## build 51
// SelectionSort_custom_SIMD_instruction
module SelectionSort_custom_SIMD_instruction (clk, reset, 
	in_v, rd, vrd1, vrd2, 
		in_data, in_vdata1, in_vdata2, 
	out_v, out_rd, out_vrd1, out_vrd2, 
		out_data, out_vdata1, out_vdata2);
Size in the first run: ~15,000 cells after synthesis, roughly 3,500 flip-flops, about 1,100 I/O pins, about 130,000 µm² of cells after synthesis.
clock: 2.32 ns
lec_check: 0
abc_area: 1
cap_margin: 20
core_margin: 2
core_utilization: 70
cts_cluster_diameter: 206
cts_cluster_size: 35
setup_slack_margin: 0.57
slew_margin: 20
run.sh (not shown) runs the stock make flow with config.mk's settings and CLKGATE_MAP_FILE=.
Build 51 | ERROR | global routing (5_1_grt)
> inputs changed (build 51 -> build 75)
Settings: setting MAX_ROUTING_LAYER to met4 for the first time; setting HOLD_SLACK_MARGIN to 0.27 for the first time; removing CTS_CLUSTER_SIZE (formerly 35); setting MIN_ROUTING_LAYER to met2 for the first time; removing SETUP_SLACK_MARGIN (formerly 0.57); removing CTS_CLUSTER_DIAMETER (formerly 206); changing CORE_UTILIZATION from 70 to 40; setting GPL_ROUTABILITY_DRIVEN to 0 for the first time; setting CELL_PAD_IN_SITES_GLOBAL_PLACEMENT to 2 for the first time; changing the clock period (ns, I/O delays scaled along) from 2.32 to 4.5.
- Build 75 finished every stage and its layout cleared the timing, DRC and antenna checks.
- Diff build 51 -> build 75: width of the die increased by 32% relative to the old numbers, die outline height saw an increase.
- Diff build 75..build 51 | share of synthesized cell area in and, or, nand and nor gates | unchanged
- Row initial cell density of the core: build 75 lower / build 51 higher
- Re pre-CTS setup slack: build 51 and build 75 aren't equal, and the lower value belongs to build 51.
- Build 75 vs build 51 — number of levels in the clock H-tree rose 2.
- Across both runs, row count was higher for build 75 than for build 51.
The following lists how build 54 was set up differently from build 75:
Settings: setting PLACE_DENSITY to 0.95 for the first time; removing MIN_ROUTING_LAYER (formerly met2); removing CELL_PAD_IN_SITES_GLOBAL_PLACEMENT (formerly 2); removing ABC_AREA (formerly 1); removing HOLD_SLACK_MARGIN (formerly 0.27); removing GPL_ROUTABILITY_DRIVEN (formerly 0); setting TNS_END_PERCENT to 5 for the first time; removing MAX_ROUTING_LAYER (formerly met4); changing CORE_UTILIZATION from 40 to 72; changing the clock period (ns, I/O delays scaled along) from 4.5 to 2.98.
--- outcome ---
Status | build 54 and build 75 | clean except build 54. From the logs: build 54 reached the end of the flow and failed the layout checks with negative setup slack. Most crowded layer after global routing: met3 -> build 75, met2 -> build 54. Between build 54 and build 75, the share of synthesized cell area in and-or and or-and compound cells is higher for build 54. Build 54 reports a higher layout overhead on the synthesized area than build 75 does. Run comparison: build 75 main kind of combinational logic by area simple AND/OR/NAND/NOR gates; build 54 main kind of combinational logic by area multiplexers. A capturing instance or port of the critical path of selection_sort.cas0_7.outB[25]$_DFF_P_ is what build 54 shows, while out_vdata1[224] belongs to build 75. Global-route usage of build 54 is on par with build 75. In the metrics for build 54 and build 75, the one carrying the higher insertion delay at the late pin of the worst-skew pair is build 75.

Starting RTL as in the previous note.
==> flow/config.mk <==
export PLATFORM = sky130hd
export DESIGN_NAME = SelectionSort_custom_SIMD_instruction
export DESIGN_NICKNAME = SelectionSort_custom_SIMD_instruction
export VERILOG_FILES = /design/flow/design.v
export SDC_FILE = /design/flow/constraint.sdc
export NUM_CORES = 4
export LEC_CHECK = 0
export CAP_MARGIN = 20
export CORE_MARGIN = 2
export CORE_UTILIZATION = 45
export SLEW_MARGIN = 20
==> flow/constraint.sdc <==
create_clock -name core_clock -period 3.73 [get_ports {clk}]
set_input_delay 0.7460 -clock core_clock [delete_from_list [all_inputs] [get_ports {clk}]]
set_output_delay 0.7460 -clock core_clock [all_outputs]
set_load 0.01 [all_outputs]
==> next run, changes <==
- CAP_MARGIN: 20 -> 15
- CORE_UTILIZATION: 45 -> 15
- CTS_CLUSTER_SIZE: unset -> 62
- MIN_ROUTING_LAYER: unset -> met2
- PLACE_DENSITY: unset -> 0.82
- SETUP_SLACK_MARGIN: unset -> 0.55
- TNS_END_PERCENT: unset -> 50
- clock period: 3.73 -> 6.44 ns (I/O delays scaled with it)
=>
- The changed run completed with no timing, DRC or antenna violations
- final area grows by a few percent
- worst setup slack improved by 1.6 ns
- sequential cell count stays the same
- wire length rose by well over a third
- non-clock buffer count falls by 33
- die size climbs to 3.0 times its value
- worst hold slack improved by 0.058 ns
- total power went down by well over a third
- register-to-register slack gains 1.7 ns
==> next run, changes <==
- CAP_MARGIN: 15 -> 20
- CORE_UTILIZATION: 15 -> 64
- CTS_CLUSTER_SIZE: 62 -> unset
- MIN_ROUTING_LAYER: met2 -> unset
- PLACE_DENSITY: 0.82 -> unset
- SETUP_SLACK_MARGIN: 0.55 -> unset
- TNS_END_PERCENT: 50 -> unset
- clock period: 6.44 -> 3.47 ns (I/O delays scaled with it)
Outcome: The new run completed with no timing, DRC or antenna violations. Critical path depth rises by 1. Area after synthesis is unchanged. Clock power goes up by 64%. Clock-buffer cell count climbs by 27. Combinational power rose by 85%. Sequential share of layout area came out higher by 4.0 points. Final area goes down by 7.9%. Worst hold slack is worse by 0.092 ns. Setup slack degrades by 1.8 ns.
==> next run, changes <==
- CAP_MARGIN: 20 -> 40
- CORE_UTILIZATION: 64 -> 72
- CTS_CLUSTER_DIAMETER: unset -> 396
- CTS_CLUSTER_SIZE: unset -> 14
- PLACE_DENSITY: unset -> 0.95
- TNS_END_PERCENT: unset -> 5
- clock period: 3.47 -> 2.94 ns (I/O delays scaled with it)
Result: This time the run finished but failed the layout checks on negative setup slack. Critical path depth rose by 9. Clock skew went down by 0.011 ns. Power increases by 16%. Via count went up by 6.3%. Sequential cell count stays the same. Setup slack loses 0.097 ns.
==> next run, changes <==
- CAP_MARGIN: 40 -> 20
- CELL_PAD_IN_SITES_DETAIL_PLACEMENT: unset -> 0
- CELL_PAD_IN_SITES_GLOBAL_PLACEMENT: unset -> 1
- CORE_ASPECT_RATIO: unset -> 1.76
- CORE_MARGIN: 2 -> 6
- CORE_UTILIZATION: 72 -> 43
- CTS_CLUSTER_DIAMETER: 396 -> unset
- CTS_CLUSTER_SIZE: 14 -> 29
- MIN_ROUTING_LAYER: unset -> met2
- PLACE_DENSITY: 0.95 -> unset
- SLEW_MARGIN: 20 -> 10
- TNS_END_PERCENT: 5 -> 45
- clock period: 2.94 -> 4.09 ns (I/O delays scaled with it)
What happened: Now the flow produced a clean layout. Global-route usage shrinks by 1.7 points. Cell area climbs by 1.8%. Total power shrinks by 25%. Clock skew is about the same. Area after synthesis is unchanged. Worst setup slack improved by 0.52 ns. Final cell count climbs by 12%. Die size went up by 72%. Worst hold slack is better by 0.21 ns. Non-clock buffer count came out lower by 215. Combinational power drops by 31%.

== run 1 ==
The RTL this note starts from:
==> flow/design.v <==
module SelectionSort_custom_SIMD_instruction (clk, reset, 
	in_v, rd, vrd1, vrd2, 
		in_data, in_vdata1, in_vdata2, 
	out_v, out_rd, out_vrd1, out_vrd2, 
		out_data, out_vdata1, out_vdata2);
	input clk, reset;
	input in_v;
	input [4:0] rd;
	input [2:0] vrd1, vrd2;			
	input [32-1:0] in_data;
	input [256-1:0] in_vdata1, in_vdata2;	
	output out_v;
	output [4:0] out_rd;
	output [2:0] out_vrd1, out_vrd2;	
	output  [32-1:0] out_data;
	output [256-1:0] out_vdata1, out_vdata2;
	reg [13-1:0] valid_sr;
	reg [5*13-1:0] rd_sr; 
	reg [3*13-1:0] vrd1_sr, vrd2_sr;
	always @(posedge clk) begin
		if (reset) begin
			valid_sr<=0; rd_sr<=0; vrd1_sr<=0; vrd2_sr<=0;
		end else begin
			valid_sr<= (valid_sr<<1)|in_v;			
			  rd_sr <= (   rd_sr<<5)| rd;
			vrd1_sr <= ( vrd1_sr<<3)|vrd1; 
			vrd2_sr <= ( vrd2_sr<<3)|vrd2;
		end
	end
	assign out_v   =valid_sr[  13-1];
	assign out_rd  =   rd_sr[5*13-1-:5];
	assign out_vrd1= vrd1_sr[3*13-1-:3]; 
	assign out_vrd2= vrd2_sr[3*13-1-:3];
	wire [255:0] in_valid, out_valid;
	assign in_valid = in_v ? in_vdata1 : 0;
	assign out_vdata1 = out_v ? out_valid : 0;
	SelectionSort selection_sort(.clock(clk), .in(in_valid), .out(out_valid));
	assign out_data = 0;
	assign out_vdata2 = 0;
endmodule  
module SelectionSort
(
  input wire clock,
  input wire [255:0] in,
  output wire [255:0] out
);
  wire [31:0] in_array [7:0];
  wire [31:0] out_array [7:0];
  wire [31:0] intermediate [95:0];
  genvar i;
  for (i=0; i<8; i=i+1) begin
    assign in_array[i] = in[((i+1)*32)-1 -: 32];
  end
  genvar j;
  for (j=0; j<8; j=j+1) begin
    assign out[((j+1)*32)-1 -: 32] = out_array[j];
  end
  CAS_unit cas0_1(clock, in_array[0], in_array[1], intermediate[0], intermediate[1]);
  SR_module nopx_1(clock, in_array[2], intermediate[2]);
  SR_module nopx_2(clock, in_array[3], intermediate[3]);
  SR_module nopx_3(clock, in_array[4], intermediate[4]);
  SR_module nopx_4(clock, in_array[5], intermediate[5]);
  SR_module nopx_5(clock, in_array[6], intermediate[6]);
  SR_module nopx_6(clock, in_array[7], intermediate[7]);
  CAS_unit cas0_2(clock, intermediate[0], intermediate[2], intermediate[8], intermediate[10]);
  SR_module nopx_7(clock, intermediate[1], intermediate[9]);
  SR_module nopx_8(clock, intermediate[3], intermediate[11]);
  SR_module nopx_9(clock, intermediate[4], intermediate[12]);
  SR_module nopx_10(clock, intermediate[5], intermediate[13]);
  SR_module nopx_11(clock, intermediate[6], intermediate[14]);
  SR_module nopx_12(clock, intermediate[7], intermediate[15]);
  CAS_unit cas0_3(clock, intermediate[8], intermediate[11], intermediate[16], intermediate[19]);
  CAS_unit cas4(clock, intermediate[9], intermediate[10], intermediate[17], intermediate[18]);
  SR_module nopx_13(clock, intermediate[12], intermediate[20]);
  SR_module nopx_14(clock, intermediate[13], intermediate[21]);
  SR_module nopx_15(clock, intermediate[14], intermediate[22]);
  SR_module nopx_16(clock, intermediate[15], intermediate[23]);
  CAS_unit cas0_4(clock, intermediate[16], intermediate[20], intermediate[24], intermediate[28]);
  CAS_unit cas6(clock, intermediate[17], intermediate[19], intermediate[25], intermediate[27]);
  SR_module nop17(clock, intermediate[18], intermediate[26]);
  SR_module nop18(clock, intermediate[21], intermediate[29]);
  SR_module nop19(clock, intermediate[22], intermediate[30]);
  SR_module nop20(clock, intermediate[23], intermediate[31]);
  CAS_unit cas0_5(clock, intermediate[24], intermediate[29], intermediate[32], intermediate[37]);
  CAS_unit cas8(clock, intermediate[25], intermediate[28], intermediate[33], intermediate[36]);
  CAS_unit cas9(clock, intermediate[26], intermediate[27], intermediate[34], intermediate[35]);
  SR_module nop21(clock, intermediate[30], intermediate[38]);
  SR_module nop22(clock, intermediate[31], intermediate[39]);
  CAS_unit cas0_6(clock, intermediate[32], intermediate[38], intermediate[40], intermediate[46]);
  CAS_unit cas11(clock, intermediate[33], intermediate[37], intermediate[41], intermediate[45]);
  CAS_unit cas12(clock, intermediate[34], intermediate[36], intermediate[42], intermediate[44]);
  SR_module nop23(clock, intermediate[35], intermediate[43]);
  SR_module nop24(clock, intermediate[39], intermediate[47]);
  CAS_unit cas0_7(clock, intermediate[40], intermediate[47], intermediate[48], intermediate[55]);
  CAS_unit cas14(clock, intermediate[41], intermediate[46], intermediate[49], intermediate[54]);
  CAS_unit cas15(clock, intermediate[42], intermediate[45], intermediate[50], intermediate[53]);
  CAS_unit cas16(clock, intermediate[43], intermediate[44], intermediate[51], intermediate[52]);
  SR_module nop0_1(clock, intermediate[48], intermediate[56]);
  CAS_unit cas17(clock, intermediate[49], intermediate[55], intermediate[57], intermediate[63]);
  CAS_unit cas18(clock, intermediate[50], intermediate[54], intermediate[58], intermediate[62]);
  CAS_unit cas19(clock, intermediate[51], intermediate[53], intermediate[59], intermediate[61]);
  SR_module nop26(clock, intermediate[52], intermediate[60]);
  SR_module nop0_2(clock, intermediate[56], intermediate[64]);
  SR_module nop28(clock, intermediate[57], intermediate[65]);
  CAS_unit cas20(clock, intermediate[58], intermediate[63], intermediate[66], intermediate[71]);
  CAS_unit cas21(clock, intermediate[59], intermediate[62], intermediate[67], intermediate[70]);
  CAS_unit cas22(clock, intermediate[60], intermediate[61], intermediate[68], intermediate[69]);
  SR_module nop0_3(clock, intermediate[64], intermediate[72]);
  SR_module nop30(clock, intermediate[65], intermediate[73]);
  SR_module nop31(clock, intermediate[66], intermediate[74]);
  CAS_unit cas23(clock, intermediate[67], intermediate[71], intermediate[75], intermediate[79]);
  CAS_unit cas24(clock, intermediate[68], intermediate[70], intermediate[76], intermediate[78]);
  SR_module nop32(clock, intermediate[69], intermediate[77]);
  SR_module nop0_4(clock, intermediate[72], intermediate[80]);
  SR_module nop34(clock, intermediate[73], intermediate[81]);
  SR_module nop35(clock, intermediate[74], intermediate[82]);
  SR_module nop36(clock, intermediate[75], intermediate[83]);
  CAS_unit cas25(clock, intermediate[76], intermediate[79], intermediate[84], intermediate[87]);
  CAS_unit cas26(clock, intermediate[77], intermediate[78], intermediate[85], intermediate[86]);
  SR_module nop0_5(clock, intermediate[80], intermediate[88]);
  SR_module nop38(clock, intermediate[81], intermediate[89]);
  SR_module nop39(clock, intermediate[82], intermediate[90]);
  SR_module nop40(clock, intermediate[83], intermediate[91]);
  SR_module nop41(clock, intermediate[84], intermediate[92]);
  CAS_unit cas27(clock, intermediate[85], intermediate[87], intermediate[93], intermediate[95]);
  SR_module nop42(clock, intermediate[86], intermediate[94]);
  SR_module nop0_6(clock, intermediate[88], out_array[0]);
  SR_module nop44(clock, intermediate[89], out_array[1]);
  SR_module nop45(clock, intermediate[90], out_array[2]);
  SR_module nop46(clock, intermediate[91], out_array[3]);
  SR_module nop47(clock, intermediate[92], out_array[4]);
  SR_module nop48(clock, intermediate[93], out_array[5]);
  CAS_unit cas28(clock, intermediate[94], intermediate[95], out_array[6], out_array[7]);
endmodule
module CAS_unit(clk, inA, inB, outA, outB);
	input clk;
	input [31:0] inA;
	input [31:0] inB;
	output reg [31:0] outA;
	output reg [31:0] outB;
	always @(posedge clk) begin
		if (inA<inB) begin
			outA<=inA; outB<=inB;
		end else begin
			outB<=inA; outA<=inB;
		end
	end
endmodule  
module SR_module(clk, din, dout);
	input clk;
	input      [31:0] din;
	output reg [31:0] dout;
	always @(posedge clk) dout<=din;
endmodule  
make LEC_CHECK=0 ABC_AREA=1 CAP_MARGIN=20 CORE_MARGIN=2 CORE_UTILIZATION=72 SLEW_MARGIN=20 finish   # period 1.41 ns
Run 1: it failed during global routing, and the tool reported GRT-0232.
--- input diff run 1..run 2 ---
- putting TNS_END_PERCENT at 85 where nothing was set
- swapping 20 for 25 in SLEW_MARGIN
- putting GPL_ROUTABILITY_DRIVEN at 1 where nothing was set
- putting PLACE_DENSITY_LB_ADDON at 0.04 where nothing was set
- clearing ABC_AREA, which used to be 1
- putting CORE_ASPECT_RATIO at 1.23 where nothing was set
- putting MAX_ROUTING_LAYER at met4 where nothing was set
- putting CTS_CLUSTER_SIZE at 33 where nothing was set
- swapping 20 for 25 in CAP_MARGIN
- putting CTS_CLUSTER_DIAMETER at 108 where nothing was set
- putting SETUP_SLACK_MARGIN at -0.23 where nothing was set
- swapping 2 for 5 in CORE_MARGIN
- putting CELL_PAD_IN_SITES_DETAIL_PLACEMENT at 2 where nothing was set
- swapping 72 for 69 in CORE_UTILIZATION
- putting MIN_ROUTING_LAYER at met2 where nothing was set
- swapping 1.41 for 2.46 in the clock period (ns, I/O delays scaled along)
==> comparison <==
- detailed placement: run 2 exited with error
- Run 1 → run 2: post-synthesis instance area saw a decrease, synthesized-area fraction occupied by ao, oa, aoi and oai cells saw an increase.
- [compare] base=run 1 new=run 2: proportion of synthesized area in mux cells higher, synthesized cell count moved down.
- Comparing summed standard-cell area reported by yosys for run 2 and run 1, the smaller number came from run 2.
- Core region area of run 2 falls short of that of run 1 slightly.
The following lists how run 3 was set up differently from run 2:
- SLEW_MARGIN: 25 -> 20
- CTS_CLUSTER_DIAMETER: 108 -> 26
- CELL_PAD_IN_SITES_DETAIL_PLACEMENT: 2 -> unset
- MIN_ROUTING_LAYER: met2 -> unset
- CORE_MARGIN: 5 -> 2
- MAX_ROUTING_LAYER: met4 -> unset
- CORE_ASPECT_RATIO: 1.23 -> 0.67
- CAP_MARGIN: 25 -> 0
- SETUP_SLACK_MARGIN: -0.23 -> 0.71
- HOLD_SLACK_MARGIN: unset -> 0.23
- CTS_CLUSTER_SIZE: 33 -> 57
- PLACE_DENSITY_LB_ADDON: 0.04 -> unset
--- outcome ---
- Run 3 vs run 2 — die width rose about 33%.
- The post-synthesis register bit count was comparable across run 2 and run 3.
- Between run 2 and run 3, starting density of the core increased.
- As for a clean layout from run 2 and run 3, there is none.
- The log for run 3 ends in global routing with error GRT-0232, so the run never completed.
- Diff run 3..run 2 | summed instance area of the synthesized netlist | negligible
- Taking run 3 over run 2, the y dimension of the die ratio works out to 0.73.
The following lists how run 4 was set up differently from run 3:
- CORE_UTILIZATION changed from 69 to 68
- PLACE_DENSITY_LB_ADDON newly set to 0.04
- SETUP_SLACK_MARGIN changed from 0.71 to -0.07
- CTS_CLUSTER_SIZE changed from 57 to 77
- CAP_MARGIN changed from 0 to 35
- the clock period (ns, I/O delays scaled along) changed from 2.46 to 1.97
--- outcome ---
In the summary table, run 4 is marked failed, with error GRT-0232 raised in global routing. Compared with run 3, in run 4 maximum level of the CTS H-tree neither gained nor lost much; core area has increased; floorplan die width picked up an extra 0.73%; vertical extent of the die now sits higher; number of instances in the synthesized netlist held. Compared with run 3, run 4 shows a placer congestion estimate that is about 3.2% higher. Per the comparison of run 4 with run 3, placed wire-length estimate rose 18,000 microns; compound-cell area share of the yosys netlist about even; die size rose 1.5%; instance area after placement rose about 3.2%; number of placed instances, taps included rose about 6%.
The inputs of run 5 differ from those of run 4 as listed below.
- clearing SETUP_SLACK_MARGIN, which used to be -0.07
- clearing PLACE_DENSITY_LB_ADDON, which used to be 0.04
- clearing TNS_END_PERCENT, which used to be 85
- swapping 35 for 20 in CAP_MARGIN
- swapping 68 for 54 in CORE_UTILIZATION
- clearing CORE_ASPECT_RATIO, which used to be 0.67
- clearing GPL_ROUTABILITY_DRIVEN, which used to be 1
- clearing CTS_CLUSTER_DIAMETER, which used to be 26
- clearing HOLD_SLACK_MARGIN, which used to be 0.23
- clearing CTS_CLUSTER_SIZE, which used to be 77
- swapping 1.97 for 3.73 in the clock period (ns, I/O delays scaled along)
### Flow results
Number of buffers added by the clock tree synthesis step: run 5 lower than run 4. Changes observed in run 5 relative to run 4: total core area shows an increase of about 26%, cell count after placement saw a decrease, netlist area before placement essentially unchanged. Diff run 4..run 5 | arithmetic-cell share of the synthesized area counting full adders, half adders and majority gates | unchanged. I/O pin count came out exactly the same in run 5 and run 4. Run 5 against run 4: overall die height rose by about 37%, hold-fix buffer count after cts fell by 292. Summary of the comparison: pre-CTS setup slack is higher in run 5, relative to run 4. Run 4: it failed with a tool error in global routing, so there are no final results. Run 5 completed every stage of the flow, and the final layout passed the timing, DRC and antenna checks. Of run 5 and run 4, run 5 shows the lower half-perimeter wire length after placement, with run 4 above it.
Power is estimated from default activity; no workload was simulated.
